==> flow/design.v (excerpt) <==
module vedic_mult8_reg (
  input  wire        clk,
  input  wire [7:0]  a,
  input  wire [7:0]  b,
  output reg  [15:0] p
);
Size: roughly 460 cells after synthesis, roughly 32 flip-flops, ~33 I/O pins, ~3400 um^2 of cells after synthesis.
export LEC_CHECK = 0
export ABC_AREA = 1
export CAP_MARGIN = 20
export CORE_MARGIN = 10
export CORE_UTILIZATION = 40
export CTS_CLUSTER_DIAMETER = 311
export GPL_ROUTABILITY_DRIVEN = 0
export GPL_TIMING_DRIVEN = 1
export HOLD_SLACK_MARGIN = -0.03
export MIN_ROUTING_LAYER = met2
export PLACE_DENSITY_LB_ADDON = 0.22
export SLEW_MARGIN = 30
export TNS_END_PERCENT = 80
create_clock -name core_clock -period 5.1 [get_ports {clk}]
run.sh (not shown) runs the stock make flow with config.mk's settings and CLKGATE_MAP_FILE=.
The first run completed without violations.
Rerun with:
- ABC_AREA: 1 -> not set
- CORE_MARGIN: 10 -> 2
- CTS_CLUSTER_DIAMETER: 311 -> not set
- GPL_ROUTABILITY_DRIVEN: 0 -> not set
- GPL_TIMING_DRIVEN: 1 -> not set
- HOLD_SLACK_MARGIN: -0.03 -> not set
- MIN_ROUTING_LAYER: met2 -> not set
- PLACE_DENSITY_LB_ADDON: 0.22 -> not set
- SLEW_MARGIN: 30 -> 20
- TNS_END_PERCENT: 80 -> not set
- clock period: 5.1 -> 4.95 ns (I/O delays scaled with it)
Result: Sequential power rises by about 3%. Via count decreases by 35%. Routed wire length goes down by 7.4%. Global-route usage came out lower by 1.2 points. Cell count came out lower by about 13%. Sequential share of layout area shrinks by 0.86 points. Clock skew went down by 5.1 ps. Area after synthesis drops by 5.5%. Setup slack got worse by 210 ps. Count of clock-buffer cells in the layout falls by 1.
Rerun with:
- ABC_AREA: not set -> 1
- CORE_UTILIZATION: 40 -> 72
- CTS_CLUSTER_DIAMETER: not set -> 371
- CTS_CLUSTER_SIZE: not set -> 98
- clock period: 4.95 -> 5.01 ns (I/O delays scaled with it)
- sequential power stays flat
- cell area drops by about 6%
- setup slack improved by 78 ps
- sequential share of layout area grows by 1.0 points
- final cell count came out higher by about 5.5%
- total power came out lower by 13%
- critical path depth came out higher by 9
Rerun with:
- ABC_AREA: 1 -> not set
- CORE_UTILIZATION: 72 -> 68
- CTS_CLUSTER_DIAMETER: 371 -> not set
- CTS_CLUSTER_SIZE: 98 -> not set
- SETUP_SLACK_MARGIN: not set -> -0.32
- clock period: 5.01 -> 4.7 ns (I/O delays scaled with it)
After rerunning:
- The changed run finished with setup timing left
- clock skew grows by 8.0 ps
- flip-flop count stays the same
- sequential share of layout area fell by 0.62 points
- hold slack improved by 160 ps
- power went up by 19%
- via count shrinks by 5.4%
Rerun with:
- CORE_UTILIZATION: 68 -> 21
- SETUP_SLACK_MARGIN: -0.32 -> not set
- clock period: 4.7 -> 4.95 ns (I/O delays scaled with it)
=> The changed run completed and failed the layout checks on setup timing. Power is higher slightly. Routed wire length is lower by about a fifth. Maximum frequency is higher by a few percent. Core utilization is lower by 62 points. Hold slack is worse by 170 ps. Global-route usage is lower by 21 points.
Rerun with:
- CORE_UTILIZATION: 21 -> 68
- SETUP_SLACK_MARGIN: not set -> -0.31
- clock period: 4.95 -> 4.66 ns (I/O delays scaled with it)
The changed run completed, yet does not pass: setup timing.
Final area came out lower by 4.7%.
Routed wire length came out higher by 21%.
Count of clock-buffer cells in the layout came out lower by 2.
Register-to-register slack gets worse by 330 ps.
Fmax came out lower by 0.77%.
Critical path depth came out lower by 2.
First-iteration DRC count came out higher by 130%.

---

Starting RTL as in the previous note.
// vedic_mult8_reg
module vedic_mult8_reg (
  input  wire        clk,
  input  wire [7:0]  a,
  input  wire [7:0]  b,
  output reg  [15:0] p
);
clock: 4.47 ns
lec_check: 0
cap_margin: 5
core_aspect_ratio: 1.84
core_margin: 4
core_utilization: 17
cts_cluster_diameter: 278
cts_cluster_size: 76
gpl_routability_driven: 1
gpl_timing_driven: 0
hold_slack_margin: 0.04
max_routing_layer: met4
min_routing_layer: met2
setup_slack_margin: 0.57
slew_margin: 20
The baseline produced a layout that fails on negative setup slack.
Rerun with:
==> flow/config.mk (replaced) <==
export PLATFORM = sky130hd
export DESIGN_NAME = vedic_mult8_reg
export DESIGN_NICKNAME = vedic_mult8_reg
export VERILOG_FILES = /design/flow/design.v
export SDC_FILE = /design/flow/constraint.sdc
export NUM_CORES = 4
export LEC_CHECK = 0
export CAP_MARGIN = 10
export CORE_MARGIN = 2
export CORE_UTILIZATION = 72
export CTS_CLUSTER_SIZE = 15
export SLEW_MARGIN = 20
==> flow/constraint.sdc (replaced) <==
create_clock -name core_clock -period 2.54 [get_ports {clk}]
set_input_delay 0.5080 -clock core_clock [delete_from_list [all_inputs] [get_ports {clk}]]
set_output_delay 0.5080 -clock core_clock [all_outputs]
set_load 0.01 [all_outputs]
Effect:
- With this change the flow failed in detailed placement (DPL-0033)
- synthesized area does not change
- die area fell by 76%
- synthesized cell count stays the same
Rerun with:
--- a/flow/config.mk
+++ b/flow/config.mk
@@ -7,6 +7,5 @@
 export LEC_CHECK = 0
-export CAP_MARGIN = 10
+export CAP_MARGIN = 20
 export CORE_MARGIN = 2
-export CORE_UTILIZATION = 72
-export CTS_CLUSTER_SIZE = 15
+export CORE_UTILIZATION = 64
 export SLEW_MARGIN = 20
==> flow/constraint.sdc (replaced) <==
create_clock -name core_clock -period 3.44 [get_ports {clk}]
set_input_delay 0.6880 -clock core_clock [delete_from_list [all_inputs] [get_ports {clk}]]
set_output_delay 0.6880 -clock core_clock [all_outputs]
set_load 0.01 [all_outputs]
=>
- Now the flow ended with an error in global routing (GRT-0232)
- die size is higher by 12%
- area after synthesis does not change
- synthesized cell count does not change
Rerun with:
--- a/flow/config.mk
+++ b/flow/config.mk
@@ -9,3 +9,3 @@
 export CORE_MARGIN = 2
-export CORE_UTILIZATION = 64
+export CORE_UTILIZATION = 65
 export SLEW_MARGIN = 20
==> flow/constraint.sdc (replaced) <==
create_clock -name core_clock -period 2.54 [get_ports {clk}]
set_input_delay 0.5080 -clock core_clock [delete_from_list [all_inputs] [get_ports {clk}]]
set_output_delay 0.5080 -clock core_clock [all_outputs]
set_load 0.01 [all_outputs]
Effect: The changed run stopped in global routing, error GRT-0232; synthesized cell count stays the same; die size goes down slightly; synthesized area stays the same.

---

vedic_mult8_reg again, from the RTL that the note above started with.
==> flow/design.v (excerpt) <==
module vedic_mult8_reg (
  input  wire        clk,
  input  wire [7:0]  a,
  input  wire [7:0]  b,
  output reg  [15:0] p
);
Settings: LEC_CHECK=0, ABC_AREA=1, CAP_MARGIN=0, CORE_MARGIN=2, CORE_UTILIZATION=72, CTS_CLUSTER_DIAMETER=171, CTS_CLUSTER_SIZE=74, PLACE_DENSITY=0.35, SETUP_SLACK_MARGIN=-0.32, SLEW_MARGIN=20; clock period 4.11 ns.
The first run stopped in 5_1_grt with GRT-0116.
Edit:
- ABC_AREA: 1 -> default
- CAP_MARGIN: 0 -> 20
- CORE_UTILIZATION: 72 -> 62
- CTS_CLUSTER_DIAMETER: 171 -> default
- CTS_CLUSTER_SIZE: 74 -> default
- PLACE_DENSITY: 0.35 -> default
- SETUP_SLACK_MARGIN: -0.32 -> default
- clock period: 4.11 -> 4.58 ns (I/O delays scaled with it)
Result:
- The changed run ran to the end with violations: negative setup slack
- die size rose by roughly a tenth
- synthesized cell count fell by a quarter to a third
- synthesized area fell by a few percent
Edit:
- CORE_UTILIZATION: 62 -> 40
- clock period: 4.58 -> 5.1 ns (I/O delays scaled with it)
What happened:
- Now the flow ran to the end with no violations
- die size came out higher by 52%
- area after synthesis stays the same
- via count came out lower by about 10%
- cell count came out higher by about 4%

---

Setup of job 9738:
Starting RTL as in the previous note.
Settings: LEC_CHECK=0, ABC_AREA=1, CAP_MARGIN=40, CORE_ASPECT_RATIO=0.5, CORE_MARGIN=2, CORE_UTILIZATION=72, CTS_CLUSTER_DIAMETER=374, CTS_CLUSTER_SIZE=99, HOLD_SLACK_MARGIN=-0.08, PLACE_DENSITY=0.38, SETUP_SLACK_MARGIN=0.23, SLEW_MARGIN=35, TNS_END_PERCENT=15; clock period 2.9 ns.
Job 9738 did not make it past clock tree synthesis (4_1_cts), where a tool error ended it.
Input-level comparison between job 898 and job 9738:
Settings: clearing PLACE_DENSITY, which used to be 0.38; swapping 0.23 for -0.32 in SETUP_SLACK_MARGIN; clearing HOLD_SLACK_MARGIN, which used to be -0.08; clearing CORE_ASPECT_RATIO, which used to be 0.5; swapping 35 for 20 in SLEW_MARGIN; clearing CTS_CLUSTER_DIAMETER, which used to be 374; clearing TNS_END_PERCENT, which used to be 15; clearing CTS_CLUSTER_SIZE, which used to be 99; swapping 40 for 35 in CAP_MARGIN; swapping 72 for 66 in CORE_UTILIZATION; swapping 2.9 for 4.4 in the clock period (ns, I/O delays scaled along).
## What came out
[job 898] flow finished | final checks: failed | reasons: setup timing. Run status, job 9738: aborted in clock tree synthesis (4_1_cts), error DPL-0038. Job 9738 -> job 898: synthesized cell count delta 0, exact match. The number of distinct library cells after synthesis was comparable across job 9738 and job 898. Worst setup slack before clock tree synthesis delta (job 898 − job 9738): favourable. Reported for job 9738 and job 898, adder-cell area share of the yosys netlist turned out identical to the last digit. Job 898 against job 9738: die outline width -about 25%, placed wire-length estimate after detailed placement saw a decrease. Job 9738 → job 898: die outline height +about 44%; area enclosed by the die boundary +7.9%; parity-gate share of the synthesized area counting xor and xnor cells ~0 delta; number of placed instances with taps included -12; initial core utilization -8.9 points.
Inputs modified between job 898 and job 2200:
Settings: ABC_AREA changed from 1 to 0; SETUP_SLACK_MARGIN changed from -0.32 to 1.17.
Results
Job 2200 and job 898: no clean run
In job 898 the implementation ran to completion but is not tape-out ready, as the final checks report setup timing.
Compared with job 898, in job 2200 die boundary height went down 2.0 µm; mapped cell area lower; placeable core region now sits lower; die area lost about 5%; area reported by Yosys stat dropped about 5.5%.
Cmp job 2200 and job 898 / adder-cell area share of the yosys netlist / lower: job 898
Power figures rest on the tool's default switching activity, not on a simulated workload.
